==> run a: inputs <==
==> flow/design.v <==
`timescale 1ns / 1ps
module uart_rx(
               input               clk          ,		 
               input               rst_n        ,	
               input               din          ,
               output  reg [7:0]    dout         ,		
               output  reg         dout_vld     
               );
parameter    	   BPS	  =	217;	 
reg   [14:0]        cnt0         ;
wire                add_cnt0     ;
wire                end_cnt0     ;
reg   [ 3:0]        cnt1         ;
wire                add_cnt1     ;
wire                end_cnt1     ;
reg                 rx0          ;	
reg                 rx1          ;	
reg                 rx2          ;	
wire                rx_en        ;
reg                 flag_add     ;
always @ (posedge clk or negedge rst_n) begin
	if(!rst_n) begin
		rx0 <= 1'b1;
        rx1 <= 1'b1;
        rx2 <= 1'b1;
	end
	else begin
		rx0 <= din;
        rx1 <= rx0;
        rx2 <= rx1;
	end
end
assign rx_en = rx2 & ~rx1;	
always @(posedge clk or negedge rst_n)begin
    if(!rst_n)begin
        cnt0 <= 0;
    end
    else if(add_cnt0)begin
        if(end_cnt0)
            cnt0 <= 0;
        else
            cnt0 <= cnt0 + 1;
    end
end
assign add_cnt0 = flag_add;
assign end_cnt0 = add_cnt0 && cnt0==BPS-1 ;
always @(posedge clk or negedge rst_n)begin 
    if(!rst_n)begin
        cnt1 <= 0;
    end
    else if(add_cnt1)begin
        if(end_cnt1)
            cnt1 <= 0;
        else
            cnt1 <= cnt1 + 1;
    end
end
assign add_cnt1 = end_cnt0;
assign end_cnt1 = add_cnt1 && cnt1==9-1 ;  
always @ (posedge clk or negedge rst_n)begin
	if(!rst_n) begin
		flag_add <= 1'b0;
	end
	else if(rx_en) begin		
		flag_add <= 1'b1;	
	end
    else if(end_cnt1) begin		
		flag_add <= 1'b0;	
	end
end
always @ (posedge clk or negedge rst_n)begin
	if(!rst_n) begin
		dout <= 8'd0;
	end
	else if(add_cnt0 && cnt0==BPS/2-1 && cnt1!=0) begin		 
	    dout[cnt1-1]<= rx2 ;
	end
end
always @ (posedge clk or negedge rst_n)begin
	if(!rst_n) begin
		dout_vld <= 1'b0;
	end
    else if(end_cnt1) begin		
		dout_vld <= 1'b1;	
	end
	else begin	
        dout_vld <= 1'b0;			
	end
end
endmodule
`timescale 1ns / 1ps
module uart_tx(
                 input             clk    ,			
                 input             rst_n  ,		
                 input [7:0]       din    ,
                 input             din_vld,	  
                 output reg        rdy    ,   
                 output reg        dout   
             );
parameter         BPS    = 217;
reg   [7:0]       tx_data_tmp;	
reg               flag_add   ;
reg   [14:0]      cnt0       ;
wire              add_cnt0   ;
wire              end_cnt0   ;
reg   [ 3:0]      cnt1       ;
wire              add_cnt1   ;
wire              end_cnt1   ;
wire  [ 9:0]      data       ;
always  @(posedge clk or negedge rst_n)begin
    if(rst_n==1'b0)begin
        flag_add <= 0;
    end
    else if(flag_add==0 && din_vld)begin
        flag_add <= 1;
    end
    else if(end_cnt1)begin
        flag_add <= 0;
    end
end
always @(posedge clk or negedge rst_n)begin
    if(!rst_n)begin
        cnt0 <= 0;
    end
    else if(add_cnt0)begin
        if(end_cnt0)
            cnt0 <= 0;
        else
            cnt0 <= cnt0 + 1;
    end
end
assign add_cnt0 = flag_add;
assign end_cnt0 = add_cnt0 && cnt0==BPS-1 ;
always @(posedge clk or negedge rst_n)begin 
    if(!rst_n)begin
        cnt1 <= 0;
    end
    else if(add_cnt1)begin
        if(end_cnt1)
            cnt1 <= 0;
        else
            cnt1 <= cnt1 + 1;
    end
end
assign add_cnt1 = end_cnt0;
assign end_cnt1 = add_cnt1 && cnt1==10-1 ;
always @ (posedge clk or negedge rst_n) begin
	if(!rst_n) begin
		tx_data_tmp <=8'd0;
	end
	else if(flag_add==1'b0 && din_vld) begin	
		tx_data_tmp <= din;	
	end
end
always @ (posedge clk or negedge rst_n) begin
	if(!rst_n) begin
		dout <= 1'b1;
	end
	else if(add_cnt0 && cnt0==1-1)begin
        dout<= data[cnt1];
    end 
end
assign  data = {1'b1,tx_data_tmp,1'b0};  
always  @(*)begin
    if(din_vld || flag_add)
        rdy = 1'b0;
    else
        rdy = 1'b1;
end
endmodule
module  uart_top(
								input  clk,
								input  rst_n,
								input  din,
								input sw8,
								output  reg  [23:0] pic_out,
								output  reg [16:0] addr,
								output  reg wr_ram,
								output  tx,
								output  reg pic_done,    
								output  reg  pic_download,    
								output  reg [7:0] rgb_led
								);
	wire   dout_vld;
	wire  [7:0] dout;
	reg [3:0] code_p;
	reg  [4:0]  cnt;
	reg  [3:0]  state;
	wire  [3:0]  code;
	wire [7:0]  temp;
	reg [23:0] pic_reg;
	parameter  monitor=0;   
	parameter  second=1 ;
	parameter  third=2 ;
	parameter   fouth=3;
	parameter   fiveth=4;
	parameter   sixth=5;
	parameter   send=6;
	parameter   stop=7;
	assign temp=(dout>8'd57)?(dout-8'd87):(dout-8'd48);
	assign code=temp[3:0];
	always  @ (posedge clk or negedge rst_n)
	    begin
			if  (!rst_n)
			   begin
			      state<=monitor;
				  wr_ram<=1;
				  pic_out<=0;
				  addr<=0;
				  pic_done<=0;
				  end
			else
	case (state)
	monitor:	begin
				   if (dout_vld)
						begin
						    wr_ram<=1;	
							pic_reg[23:20]<=code;
							state<=second;
							code_p<=code;
						end
				 else
				          state<=monitor;
					end
	second:	begin
					if (dout_vld)
							begin
								pic_reg[19:16]<=code;
								state<=third;
								rgb_led<={code_p,code};
							end
					else
							state<=second;
					end
		third:		begin
					if (dout_vld)
						begin
							pic_reg[15:12]<=code;
							state<=fouth;
							code_p<=code;
						end
					else
						state<=third;
					end
		fouth:		begin
					if (dout_vld)
						begin
							pic_reg[11:8]<=code;
							state<=fiveth;
							rgb_led<={code_p,code};
						end
					else
						state<=fouth;
					end
		fiveth:		begin
					if (dout_vld)
						begin
							pic_reg[7:4]<=code;
							state<=sixth;
							code_p<=code;
						end
					else
						state<=fiveth;
					end
        sixth:		begin
					if (dout_vld)
						begin
							pic_reg[3:0]<=code;
							state<=send;
							rgb_led<={code_p,code};
						end
					else
						state<=sixth;
					end
		send: 	 begin
						wr_ram<=0;
						pic_out<=pic_reg;
						if (addr<479)
							begin
								addr<=addr+1;								
								pic_done<=0;
								state<=monitor;
							end
			         else if (addr==479)
					        begin								 
							     addr<=0;		
								 pic_done<=1;
								 state<=stop;								
							end	 
						end
		stop:  begin
					if  (sw8==1)
					    state<=monitor;
					else
						begin
						state<=stop;
						end
				  end
		     endcase
		end
		always  @ (posedge  clk or negedge rst_n)
		    begin
				if (!rst_n)
					cnt<=0;
				else if (state==send)
				    cnt<=cnt+1;
			    else 
					cnt<=cnt;
			end
		always  @ (posedge  clk or negedge rst_n)
			begin
				if (!rst_n)
					pic_download<=1;
		   else if (cnt>=15)
					pic_download<=0;
			else
					pic_download<=1;
			end
		uart_rx #(.BPS(16)) uart_rx(
								.clk(clk),
								.rst_n(rst_n),
								.din(din),
								.dout(dout),
								.dout_vld(dout_vld)
								);
	   uart_tx #(.BPS(16)) uart_tx(
                              .clk(clk)    ,			
                              .rst_n(rst_n)  ,		
							  .din_vld(dout_vld)    ,
							  .din(dout),
							  .dout(tx),
							  .rdy()
							); 
		endmodule 
==> flow/run.sh <==
#!/bin/bash
# the make line also repeats each setting of config.mk as NAME=value (left out here)
make -C /OpenROAD-flow-scripts/flow DESIGN_CONFIG=/design/flow/config.mk WORK_HOME=/design/flow/orfs CLKGATE_MAP_FILE= finish
==> flow/config.mk <==
export PLATFORM = sky130hd
export DESIGN_NAME = uart_top
export DESIGN_NICKNAME = uart_top
export VERILOG_FILES = /design/flow/design.v
export SDC_FILE = /design/flow/constraint.sdc
export NUM_CORES = 4
export LEC_CHECK = 0
export ABC_AREA = 1
export CAP_MARGIN = 20
export CELL_PAD_IN_SITES_GLOBAL_PLACEMENT = 1
export CORE_ASPECT_RATIO = 1.28
export CORE_MARGIN = 2
export CORE_UTILIZATION = 18
export CTS_CLUSTER_DIAMETER = 27
export GPL_ROUTABILITY_DRIVEN = 1
export MAX_ROUTING_LAYER = met5
export SLEW_MARGIN = 0
export TNS_END_PERCENT = 75
==> flow/constraint.sdc <==
create_clock -name core_clock -period 2.58 [get_ports {clk}]
set_input_delay 0.5160 -clock core_clock [delete_from_list [all_inputs] [get_ports {clk}]]
set_output_delay 0.5160 -clock core_clock [all_outputs]
set_load 0.01 [all_outputs]
==> run b (differences from run a) <==
==> flow/config.mk (replaced) <==
export PLATFORM = sky130hd
export DESIGN_NAME = uart_top
export DESIGN_NICKNAME = uart_top
export VERILOG_FILES = /design/flow/design.v
export SDC_FILE = /design/flow/constraint.sdc
export NUM_CORES = 4
export LEC_CHECK = 0
export CAP_MARGIN = 20
export CORE_MARGIN = 2
export CORE_UTILIZATION = 40
export SLEW_MARGIN = 20
==> flow/constraint.sdc (replaced) <==
create_clock -name core_clock -period 2.56 [get_ports {clk}]
set_input_delay 0.5120 -clock core_clock [delete_from_list [all_inputs] [get_ports {clk}]]
set_output_delay 0.5120 -clock core_clock [all_outputs]
set_load 0.01 [all_outputs]
==> run c (differences from run a) <==
==> flow/config.mk (replaced) <==
export PLATFORM = sky130hd
export DESIGN_NAME = uart_top
export DESIGN_NICKNAME = uart_top
export VERILOG_FILES = /design/flow/design.v
export SDC_FILE = /design/flow/constraint.sdc
export NUM_CORES = 4
export LEC_CHECK = 0
export CAP_MARGIN = 30
export CORE_MARGIN = 2
export CORE_UTILIZATION = 71
export CTS_CLUSTER_DIAMETER = 228
export GPL_ROUTABILITY_DRIVEN = 1
export GPL_TIMING_DRIVEN = 1
export SLEW_MARGIN = 20
==> flow/constraint.sdc (replaced) <==
create_clock -name core_clock -period 3.25 [get_ports {clk}]
set_input_delay 0.6500 -clock core_clock [delete_from_list [all_inputs] [get_ports {clk}]]
set_output_delay 0.6500 -clock core_clock [all_outputs]
set_load 0.01 [all_outputs]
==> notes <==
- Between run a and run b, the lower clock skew is in run b (gap 0.63 ps).
- Against run a, the die area of run b is smaller by 56%.
- In run c the clock-buffer cell count is lower than in run a, by 1.
- In run a the register-to-register slack is higher than in run b, by 880 ps.
- Non-clock buffer count, highest first: run b, run c, run a.
- Run b completed and failed the layout checks on negative setup slack. Run a went through all stages and came out clean. Run c finished but failed the layout checks on negative setup slack.
- Worst hold slack: run b > run c > run a.
- Between run c and run b, the lower final cell count is in run c (gap 14%, measured against run b).
- In run a the area after synthesis is higher than in run c, by about 5.4%.
